## P
// Attention_top
module Attention_top #(
    parameter INPUT_WIDTH = 8,
    parameter NUM_CODE_WIDTH = 5,
    parameter MATRIX_SIZE = 3,
    parameter ADDR_WIDTH = $clog2(MATRIX_SIZE**2<<2),
    parameter OUTPUT_WIDTH = $clog2(MATRIX_SIZE*(2**INPUT_WIDTH))-1
)(
    input clk,
    input reset_n,
    input start,
    input softmax_req,DATA_write_EN,
    input  [INPUT_WIDTH*MATRIX_SIZE-1:0] Q_INPUT,
    input [INPUT_WIDTH*MATRIX_SIZE-1:0] MATRIX_INPUT,
    output reg [MATRIX_SIZE*OUTPUT_WIDTH-1:0] Output_RESULT,
    input output_req
);
Settings: LEC_CHECK=0, ABC_AREA=1, CAP_MARGIN=20, CELL_PAD_IN_SITES_DETAIL_PLACEMENT=2, CELL_PAD_IN_SITES_GLOBAL_PLACEMENT=2, CORE_ASPECT_RATIO=0.91, CORE_MARGIN=6, CORE_UTILIZATION=40, CTS_CLUSTER_DIAMETER=152, MAX_ROUTING_LAYER=met5, SLEW_MARGIN=5, TNS_END_PERCENT=15; clock period 2.81 ns.
run.sh (not shown) runs the stock make flow with config.mk's settings and CLKGATE_MAP_FILE=.
The final report for P shows a completed flow and a layout that fails verification, specifically setup timing.
The inputs of Q differ from those of P as listed below.
- clearing ABC_AREA, which used to be 1
- clearing CELL_PAD_IN_SITES_DETAIL_PLACEMENT, which used to be 2
- clearing MAX_ROUTING_LAYER, which used to be met5
- clearing CELL_PAD_IN_SITES_GLOBAL_PLACEMENT, which used to be 2
- clearing CORE_ASPECT_RATIO, which used to be 0.91
- clearing CTS_CLUSTER_DIAMETER, which used to be 152
- swapping 6 for 2 in CORE_MARGIN
- swapping 40 for 37 in CORE_UTILIZATION
- clearing TNS_END_PERCENT, which used to be 15
- swapping 5 for 20 in SLEW_MARGIN
- swapping 2.81 for 4.14 in the clock period (ns, I/O delays scaled along)
### Flow results
- Q went all the way through synthesis, placement and routing and the layout is clean on timing, DRC and antenna.
- On area of all placed cells without fillers: between P and Q, it ends up higher for P.
- Compared to P, Q was floorplanned on a bigger die.
- Of P and Q, P shows the higher total CTS buffers, with Q below it.
- sequential cells as the power group with the largest share was reported by Q, and combinational cells by P.
- Routed wire length is lower on Q
- Cell-internal power sits lower in Q than in P.
- Compared with P, Q shows global-route usage lower by 9.2 points.
- In Q, core utilization is lower than in P.

---

Starting RTL as in the previous note.
export LEC_CHECK = 0
export ABC_AREA = 1
export CAP_MARGIN = 20
export CORE_MARGIN = 2
export CORE_UTILIZATION = 72
export CTS_CLUSTER_DIAMETER = 384
export CTS_CLUSTER_SIZE = 88
export PLACE_DENSITY = 0.4
export SLEW_MARGIN = 20
create_clock -name core_clock -period 2.3 [get_ports {clk}]
The baseline did not get past global routing on GRT-0232.
Change:
--- a/flow/config.mk
+++ b/flow/config.mk
@@ -10,6 +10,3 @@
 export CORE_MARGIN = 2
-export CORE_UTILIZATION = 72
-export CTS_CLUSTER_DIAMETER = 384
-export CTS_CLUSTER_SIZE = 88
-export PLACE_DENSITY = 0.4
+export CORE_UTILIZATION = 62
 export SLEW_MARGIN = 20
After rerunning: This time the run produced a layout that fails on setup timing; area after synthesis stays the same; synthesized cell count does not change; die area rises by about 16%.
Change:
--- a/flow/config.mk
+++ b/flow/config.mk
@@ -7,6 +7,7 @@
 export LEC_CHECK = 0
-export ABC_AREA = 1
 export CAP_MARGIN = 20
 export CORE_MARGIN = 2
-export CORE_UTILIZATION = 62
+export CORE_UTILIZATION = 72
+export PLACE_DENSITY = 0.37
+export SETUP_SLACK_MARGIN = -0.21
 export SLEW_MARGIN = 20
==> flow/constraint.sdc (replaced) <==
create_clock -name core_clock -period 2.75 [get_ports {clk}]
set_input_delay 0.5500 -clock core_clock [delete_from_list [all_inputs] [get_ports {clk}]]
set_output_delay 0.5500 -clock core_clock [all_outputs]
set_load 0.01 [all_outputs]
What happened: The new run completed, yet does not pass: setup timing; die area fell by 14%; final area fell by 7.3%; routed wire length fell by 10%; register-to-register slack gains 230 ps; utilization rose by 6.5 points; clock power fell by 15%; power fell by 17%.
Change:
--- a/flow/config.mk
+++ b/flow/config.mk
@@ -10,4 +10,5 @@
 export CORE_UTILIZATION = 72
-export PLACE_DENSITY = 0.37
-export SETUP_SLACK_MARGIN = -0.21
+export CTS_CLUSTER_SIZE = 38
+export PLACE_DENSITY = 0.64
+export SETUP_SLACK_MARGIN = 0.87
 export SLEW_MARGIN = 20
==> flow/constraint.sdc (replaced) <==
create_clock -name core_clock -period 3.43 [get_ports {clk}]
set_input_delay 0.6860 -clock core_clock [delete_from_list [all_inputs] [get_ports {clk}]]
set_output_delay 0.6860 -clock core_clock [all_outputs]
set_load 0.01 [all_outputs]
=>
- With this change the flow finished but fails on capacitance limit, slew limit, setup timing
- wire length is higher by about a fifth
- power goes down by roughly a tenth
- global-route usage goes down by 1.9 points
- die size does not change
- core utilization rises by 1.7 points
- register-to-register slack improved by 180 ps
- sequential share of layout area came out lower by 0.72 points
- clock-buffer cell count came out higher by 2
- maximum frequency shrinks by roughly a tenth
- combinational power went down by a little under a tenth
- setup slack improves by 180 ps
Change:
--- a/flow/config.mk
+++ b/flow/config.mk
@@ -9,6 +9,3 @@
 export CORE_MARGIN = 2
-export CORE_UTILIZATION = 72
-export CTS_CLUSTER_SIZE = 38
-export PLACE_DENSITY = 0.64
-export SETUP_SLACK_MARGIN = 0.87
+export CORE_UTILIZATION = 40
 export SLEW_MARGIN = 20
==> flow/constraint.sdc (replaced) <==
create_clock -name core_clock -period 7.29 [get_ports {clk}]
set_input_delay 1.4580 -clock core_clock [delete_from_list [all_inputs] [get_ports {clk}]]
set_output_delay 1.4580 -clock core_clock [all_outputs]
set_load 0.01 [all_outputs]
This time the run ran to the end with no violations.
Die size came out higher by well over a third.
Total power came out lower by well over a third.
Clock-buffer cell count came out higher by 34.
Routed wire length came out lower by a quarter to a third.
Non-clock buffer count came out lower by 547.
Synthesized cell count stays the same.
Change:
--- a/flow/config.mk
+++ b/flow/config.mk
@@ -9,3 +9,6 @@
 export CORE_MARGIN = 2
-export CORE_UTILIZATION = 40
+export CORE_UTILIZATION = 72
+export CTS_CLUSTER_SIZE = 21
+export PLACE_DENSITY = 0.71
+export SETUP_SLACK_MARGIN = 0.48
 export SLEW_MARGIN = 20
==> flow/constraint.sdc (replaced) <==
create_clock -name core_clock -period 3.43 [get_ports {clk}]
set_input_delay 0.6860 -clock core_clock [delete_from_list [all_inputs] [get_ports {clk}]]
set_output_delay 0.6860 -clock core_clock [all_outputs]
set_load 0.01 [all_outputs]
Result: The new run went through all stages and came out clean; area after synthesis does not change; count of clock-buffer cells in the layout falls by 39; sequential share of layout area came out lower by 2.5 points; critical path depth went down by 1; wire length went up by about a fifth; die size decreases by well over a third; sequential power grows by well over a third; combinational power climbs to 2.8 times its value; flip-flop count is unchanged; power grows by well over a third; cell count fell by a few percent.

---

== run A ==
Attention_top again, from the RTL that the note above started with.
==> flow/config.mk <==
export PLATFORM = sky130hd
export DESIGN_NAME = Attention_top
export DESIGN_NICKNAME = Attention_top
export VERILOG_FILES = /design/flow/design.v
export SDC_FILE = /design/flow/constraint.sdc
export NUM_CORES = 4
export LEC_CHECK = 0
export ABC_AREA = 1
export CAP_MARGIN = 0
export CORE_MARGIN = 2
export CORE_UTILIZATION = 72
export CTS_CLUSTER_DIAMETER = 355
export CTS_CLUSTER_SIZE = 96
export PLACE_DENSITY = 0.4
export SLEW_MARGIN = 20
==> flow/constraint.sdc <==
create_clock -name core_clock -period 2.31 [get_ports {clk}]
set_input_delay 0.4620 -clock core_clock [delete_from_list [all_inputs] [get_ports {clk}]]
set_output_delay 0.4620 -clock core_clock [all_outputs]
set_load 0.01 [all_outputs]
The log for run A ends in global routing with error ODB-0269, so the run never completed.
Edits applied to the flow inputs when going from run A to run B:
==> flow/config.mk <==
export PLATFORM = sky130hd
export DESIGN_NAME = Attention_top
export DESIGN_NICKNAME = Attention_top
export VERILOG_FILES = /design/flow/design.v
export SDC_FILE = /design/flow/constraint.sdc
export NUM_CORES = 4
export LEC_CHECK = 0
export CAP_MARGIN = 20
export CORE_MARGIN = 2
export CORE_UTILIZATION = 66
export SLEW_MARGIN = 20
==> flow/constraint.sdc <==
create_clock -name core_clock -period 3.43 [get_ports {clk}]
set_input_delay 0.6860 -clock core_clock [delete_from_list [all_inputs] [get_ports {clk}]]
set_output_delay 0.6860 -clock core_clock [all_outputs]
set_load 0.01 [all_outputs]
## What came out
Across run A and run B, a clean result was obtained everywhere but in run A.
Adder-cell share of the synthesized area: run B vs run A, no meaningful difference
Looking at total number of placement rows, run B sits 3.8% above run A.
Taking run B as 1.0, run A lands at 0.920 on area enclosed by the die boundary.
Here is what was changed in the inputs of run C compared with run B.
-- flow/config.mk --
<<< run B, line 9
export CORE_MARGIN = 2
export CORE_UTILIZATION = 66
export SLEW_MARGIN = 20
>>> run C, line 9
export CORE_MARGIN = 2
export CORE_UTILIZATION = 72
export CTS_CLUSTER_SIZE = 21
export SETUP_SLACK_MARGIN = 0.38
export SLEW_MARGIN = 20
--- outcome ---
Looking only at total power, and setting everything else aside, the lower value of run B and run C goes to run B.
Going from run B to run C, biggest fanout along the worst timing path dropped 11; length in cells of the worst reg-to-reg path higher.
Input changes introduced in run D (baseline for comparison: run C):
-- flow/config.mk --
<<< run C, line 9
export CORE_MARGIN = 2
export CORE_UTILIZATION = 72
export CTS_CLUSTER_SIZE = 21
export SETUP_SLACK_MARGIN = 0.38
export SLEW_MARGIN = 20
>>> run D, line 9
export CORE_MARGIN = 2
export CORE_UTILIZATION = 40
export SLEW_MARGIN = 20
==> flow/constraint.sdc <==
create_clock -name core_clock -period 4.14 [get_ports {clk}]
set_input_delay 0.8280 -clock core_clock [delete_from_list [all_inputs] [get_ports {clk}]]
set_output_delay 0.8280 -clock core_clock [all_outputs]
set_load 0.01 [all_outputs]
### Flow results
In the flow results for run C and run D, the period utilization is larger on run C. Compared with run C, run D degrades clock skew. From run D to run C, synthesized cell count did not move at all. The total placed instance area on run D is in line with that on run C. In the flow results for run C and run D, the area growth from synthesis to final layout is smaller on run D. Run D vs. run C: final worst-path setup slack increased by 0.083 ns relative to the old numbers; first-pass iteration count of the detailed router decreased by 4 relative to the old numbers. Measured against each other, run C and run D differ in count of buffers not belonging to the clock network in the layout, the lower figure coming from run D. Cell area after synthesis came out exactly the same in run C and run D. The met3 capacity usage during global routing in run D was lower than what run C gave.
Edits applied to the flow inputs when going from run D to run E:
-- flow/config.mk --
<<< run D, line 7
export LEC_CHECK = 0
export CAP_MARGIN = 20
export CORE_MARGIN = 2
export CORE_UTILIZATION = 40
export SLEW_MARGIN = 20
>>> run E, line 7
export LEC_CHECK = 0
export ABC_AREA = 1
export CAP_MARGIN = 20
export CORE_MARGIN = 2
export CORE_UTILIZATION = 62
export SLEW_MARGIN = 20
==> flow/constraint.sdc <==
create_clock -name core_clock -period 2.53 [get_ports {clk}]
set_input_delay 0.5060 -clock core_clock [delete_from_list [all_inputs] [get_ports {clk}]]
set_output_delay 0.5060 -clock core_clock [all_outputs]
set_load 0.01 [all_outputs]
Results
- The flow completed for run E, but it is not clean: the layout still shows negative setup slack.
- Changes observed in run E relative to run D: total cells reported by yosys after synthesis increased 1249; cell count after placement now sits higher.
- Run E vs run D — global-route wire length before repair rose 12%.
Edits applied to the flow inputs when going from run E to run F:
-- flow/config.mk --
<<< run E, line 9
export CAP_MARGIN = 20
export CORE_MARGIN = 2
export CORE_UTILIZATION = 62
export SLEW_MARGIN = 20
>>> run F, line 9
export CAP_MARGIN = 20
export CORE_ASPECT_RATIO = 1.39
export CORE_MARGIN = 2
export CORE_UTILIZATION = 72
export CTS_CLUSTER_DIAMETER = 397
export CTS_CLUSTER_SIZE = 98
export PLACE_DENSITY = 0.4
export SETUP_SLACK_MARGIN = 0.29
export SLEW_MARGIN = 20
Notes after the runs:
Of run E and run F, not a single run came through the flow clean. In the summary table, run F is marked failed, with error GRT-0232 raised in global routing. Routability congestion estimate from global placement (higher): run F. [compare] base=run E new=run F: die outline height up 29 um; area share of and-or/or-and cells after synthesis flat; x dimension of the die down 21%.
Power and IR drop assume default switching activity.
